==> job 4623: inputs <==
==> flow/design.v <==
module div (
    input wire clk,
    input wire rst_n,
    input wire [32-1:0] dividend_i,     
    input wire [32-1:0] divisor_i,      
    input wire                       start_i,        
    input wire                       ctrl_ready_i,   
    input wire [                3:0] op_i,           
    output reg [32-1:0] result_o,   
    output reg busy_o,   
    output reg valid_o   
);
    typedef enum logic [3:0] {
        STATE_IDLE  = 4'b0001,
        STATE_START = 4'b0010,
        STATE_CALC  = 4'b0100,
        STATE_END   = 4'b1000
    } state_t;
    state_t state;
    reg [32-1:0] dividend_r;
    reg [32-1:0] divisor_r;
    reg [3:0] op_r;
    reg [31:0] count;
    reg [32-1:0] div_result;
    reg [32-1:0] div_remain;
    reg [32-1:0] minuend;
    reg invert_result;
    wire op_div = op_r[0];
    wire op_divu = op_r[1];
    wire op_rem = op_r[2];
    wire op_remu = op_r[3];
    wire [31:0] dividend_invert = (-dividend_r);
    wire [31:0] divisor_invert = (-divisor_r);
    wire minuend_ge_divisor = minuend >= divisor_r;
    wire [31:0] minuend_sub_res = minuend - divisor_r;
    wire [31:0] div_result_tmp = minuend_ge_divisor ? ({div_result[30:0], 1'b1}) : ({div_result[30:0], 1'b0});
    wire [31:0] minuend_tmp = minuend_ge_divisor ? minuend_sub_res[30:0] : minuend[30:0];
    wire [31:0] dividend_abs = dividend_r[31] ? -dividend_r : dividend_r;
    wire [31:0] divisor_abs = divisor_r[31] ? -divisor_r : divisor_r;
    always @(posedge clk) begin
        if (!rst_n) begin
            state         <= STATE_IDLE;
            result_o      <= 32'h0;
            div_result    <= 32'h0;
            div_remain    <= 32'h0;
            op_r          <= 4'h0;
            dividend_r    <= 32'h0;
            divisor_r     <= 32'h0;
            minuend       <= 32'h0;
            invert_result <= 1'b0;
            busy_o        <= 1'b0;
            valid_o       <= 1'b0;
            count         <= 32'h0;
        end else begin
            case (state)
                STATE_IDLE: begin
                    if (ctrl_ready_i) begin
                        valid_o <= 1'b0;
                        if (start_i == 1'b1) begin
                            op_r       <= op_i;
                            dividend_r <= dividend_i;
                            divisor_r  <= divisor_i;
                            state      <= STATE_START;
                            busy_o     <= 1'b1;
                        end else begin
                            op_r       <= 3'h0;
                            dividend_r <= 32'h0;
                            divisor_r  <= 32'h0;
                            result_o   <= 32'h0;
                            busy_o     <= 1'b0;
                        end
                    end
                end
                STATE_START: begin
                    valid_o <= 1'b0;
                    if (divisor_r == 32'h0) begin
                        if (op_div | op_divu) begin
                            result_o <= 32'hffffffff;
                        end else begin
                            result_o <= dividend_r;
                        end
                        state   <= STATE_IDLE;
                        busy_o  <= 1'b0;
                        valid_o <= 1'b1;
                    end else if (
                        (op_div | op_rem) ? (dividend_abs < divisor_abs) : (dividend_r < divisor_r)
                    ) begin
                        if (op_div) begin
                            result_o <= 32'b0;
                        end else if (op_rem) begin
                            result_o <= dividend_r;
                        end else if (op_divu) begin
                            result_o <= 32'b0;
                        end else if (op_remu) begin
                            result_o <= dividend_r;
                        end
                        state   <= STATE_IDLE;
                        busy_o  <= 1'b0;
                        valid_o <= 1'b1;
                    end else begin
                        busy_o     <= 1'b1;
                        count      <= 32'h40000000;
                        state      <= STATE_CALC;
                        div_result <= 32'h0;
                        div_remain <= 32'h0;
                        if (op_div | op_rem) begin
                            if (dividend_r[31] == 1'b1) begin
                                dividend_r <= dividend_invert;
                                minuend    <= dividend_invert[31];
                            end else begin
                                minuend <= dividend_r[31];
                            end
                            if (divisor_r[31] == 1'b1) begin
                                divisor_r <= divisor_invert;
                            end
                        end else begin
                            minuend <= dividend_r[31];
                        end
                        if ((op_div && (dividend_r[31] ^ divisor_r[31] == 1'b1))
                            || (op_rem && (dividend_r[31] == 1'b1))) begin
                            invert_result <= 1'b1;
                        end else begin
                            invert_result <= 1'b0;
                        end
                    end
                end
                STATE_CALC: begin
                    busy_o     <= 1'b1;
                    dividend_r <= {dividend_r[30:0], 1'b0};
                    div_result <= div_result_tmp;
                    count      <= {1'b0, count[31:1]};
                    if (|count) begin
                        minuend <= {minuend_tmp[30:0], dividend_r[30]};
                    end else begin
                        state <= STATE_END;
                        if (minuend_ge_divisor) begin
                            div_remain <= minuend_sub_res;
                        end else begin
                            div_remain <= minuend;
                        end
                    end
                end
                STATE_END: begin
                    state   <= STATE_IDLE;
                    busy_o  <= 1'b0;
                    valid_o <= 1'b1;
                    if (op_div | op_divu) begin
                        if (invert_result) begin
                            result_o <= (-div_result);
                        end else begin
                            result_o <= div_result;
                        end
                    end else begin
                        if (invert_result) begin
                            result_o <= (-div_remain);
                        end else begin
                            result_o <= div_remain;
                        end
                    end
                end
            endcase
        end
    end
endmodule
==> flow/run.sh <==
#!/bin/bash
# the make line also repeats each setting of config.mk as NAME=value (left out here)
make -C /OpenROAD-flow-scripts/flow DESIGN_CONFIG=/design/flow/config.mk WORK_HOME=/design/flow/orfs CLKGATE_MAP_FILE= finish
==> flow/config.mk <==
export PLATFORM = sky130hd
export DESIGN_NAME = div
export DESIGN_NICKNAME = div
export VERILOG_FILES = /design/flow/design.v
export SDC_FILE = /design/flow/constraint.sdc
export NUM_CORES = 4
export LEC_CHECK = 0
export CAP_MARGIN = 20
export CELL_PAD_IN_SITES_GLOBAL_PLACEMENT = 2
export CORE_ASPECT_RATIO = 1.77
export CORE_MARGIN = 2
export CORE_UTILIZATION = 44
export GPL_ROUTABILITY_DRIVEN = 0
export GPL_TIMING_DRIVEN = 1
export HOLD_SLACK_MARGIN = 0.14
export MAX_ROUTING_LAYER = met4
export PLACE_DENSITY_LB_ADDON = 0.12
export SETUP_SLACK_MARGIN = 1.18
export SLEW_MARGIN = 15
export TNS_END_PERCENT = 80
==> flow/constraint.sdc <==
create_clock -name core_clock -period 5.89 [get_ports {clk}]
set_input_delay 1.1780 -clock core_clock [delete_from_list [all_inputs] [get_ports {clk}]]
set_output_delay 1.1780 -clock core_clock [all_outputs]
set_load 0.01 [all_outputs]
==> job 9667: changes against job 4623 <==
- ABC_AREA: default -> 1
- CELL_PAD_IN_SITES_DETAIL_PLACEMENT: default -> 1
- CELL_PAD_IN_SITES_GLOBAL_PLACEMENT: 2 -> 1
- CORE_ASPECT_RATIO: 1.77 -> default
- CORE_MARGIN: 2 -> 7
- CORE_UTILIZATION: 44 -> 40
- CTS_CLUSTER_DIAMETER: default -> 152
- CTS_CLUSTER_SIZE: default -> 11
- GPL_ROUTABILITY_DRIVEN: 0 -> default
- GPL_TIMING_DRIVEN: 1 -> default
- HOLD_SLACK_MARGIN: 0.14 -> default
- MAX_ROUTING_LAYER: met4 -> met5
- PLACE_DENSITY_LB_ADDON: 0.12 -> default
- SETUP_SLACK_MARGIN: 1.18 -> 0.8
- SLEW_MARGIN: 15 -> 30
- TNS_END_PERCENT: 80 -> 75
==> flow/constraint.sdc (replaced) <==
create_clock -name core_clock -period 8.0 [get_ports {clk}]
set_input_delay 1.6000 -clock core_clock [delete_from_list [all_inputs] [get_ports {clk}]]
set_output_delay 1.6000 -clock core_clock [all_outputs]
set_load 0.01 [all_outputs]
==> job 8101: changes against job 4623 <==
- CELL_PAD_IN_SITES_DETAIL_PLACEMENT: default -> 0
- CELL_PAD_IN_SITES_GLOBAL_PLACEMENT: 2 -> 0
- CORE_ASPECT_RATIO: 1.77 -> 1.81
- CORE_UTILIZATION: 44 -> 72
- CTS_CLUSTER_SIZE: default -> 85
- GPL_ROUTABILITY_DRIVEN: 0 -> default
- HOLD_SLACK_MARGIN: 0.14 -> default
- MAX_ROUTING_LAYER: met4 -> default
- PLACE_DENSITY_LB_ADDON: 0.12 -> 0.07
- SETUP_SLACK_MARGIN: 1.18 -> 2.37
- SLEW_MARGIN: 15 -> 30
- TNS_END_PERCENT: 80 -> default
==> flow/constraint.sdc (replaced) <==
create_clock -name core_clock -period 8.71 [get_ports {clk}]
set_input_delay 1.7420 -clock core_clock [delete_from_list [all_inputs] [get_ports {clk}]]
set_output_delay 1.7420 -clock core_clock [all_outputs]
set_load 0.01 [all_outputs]
==> job 5945: changes against job 4623 <==
- CELL_PAD_IN_SITES_GLOBAL_PLACEMENT: 2 -> default
- CORE_ASPECT_RATIO: 1.77 -> default
- CORE_UTILIZATION: 44 -> 40
- GPL_ROUTABILITY_DRIVEN: 0 -> default
- GPL_TIMING_DRIVEN: 1 -> default
- HOLD_SLACK_MARGIN: 0.14 -> default
- PLACE_DENSITY_LB_ADDON: 0.12 -> default
- SETUP_SLACK_MARGIN: 1.18 -> 0.8
- SLEW_MARGIN: 15 -> 20
- TNS_END_PERCENT: 80 -> 75
==> flow/constraint.sdc (replaced) <==
create_clock -name core_clock -period 8.0 [get_ports {clk}]
set_input_delay 1.6000 -clock core_clock [delete_from_list [all_inputs] [get_ports {clk}]]
set_output_delay 1.6000 -clock core_clock [all_outputs]
set_load 0.01 [all_outputs]
==> notes <==
- Register-to-register slack: job 9667 > job 8101 > job 5945 > job 4623.
- In synthesized cell count, job 5945 and job 8101 do not differ.
- Non-clock buffer count, lowest first: job 9667, job 5945, job 8101, job 4623.
- Sequential power: job 5945 is lower than job 9667 (about 9%).
- Of job 8101 and job 9667, job 9667 has the higher worst setup slack (gap 0.27 ns).
- Combinational power: job 8101 < job 5945 < job 4623 < job 9667.
- First-iteration DRC count, highest first: job 8101, job 5945, job 9667, job 4623.
- Flip-flop count is the same in job 4623 and job 5945.
- Maximum frequency: job 9667 > job 4623 > job 8101 > job 5945.
- Against job 8101, the die area of job 5945 is higher by about 80%.
- Global-route usage: job 5945 < job 9667 < job 4623 < job 8101.
Power and IR drop assume default switching activity.
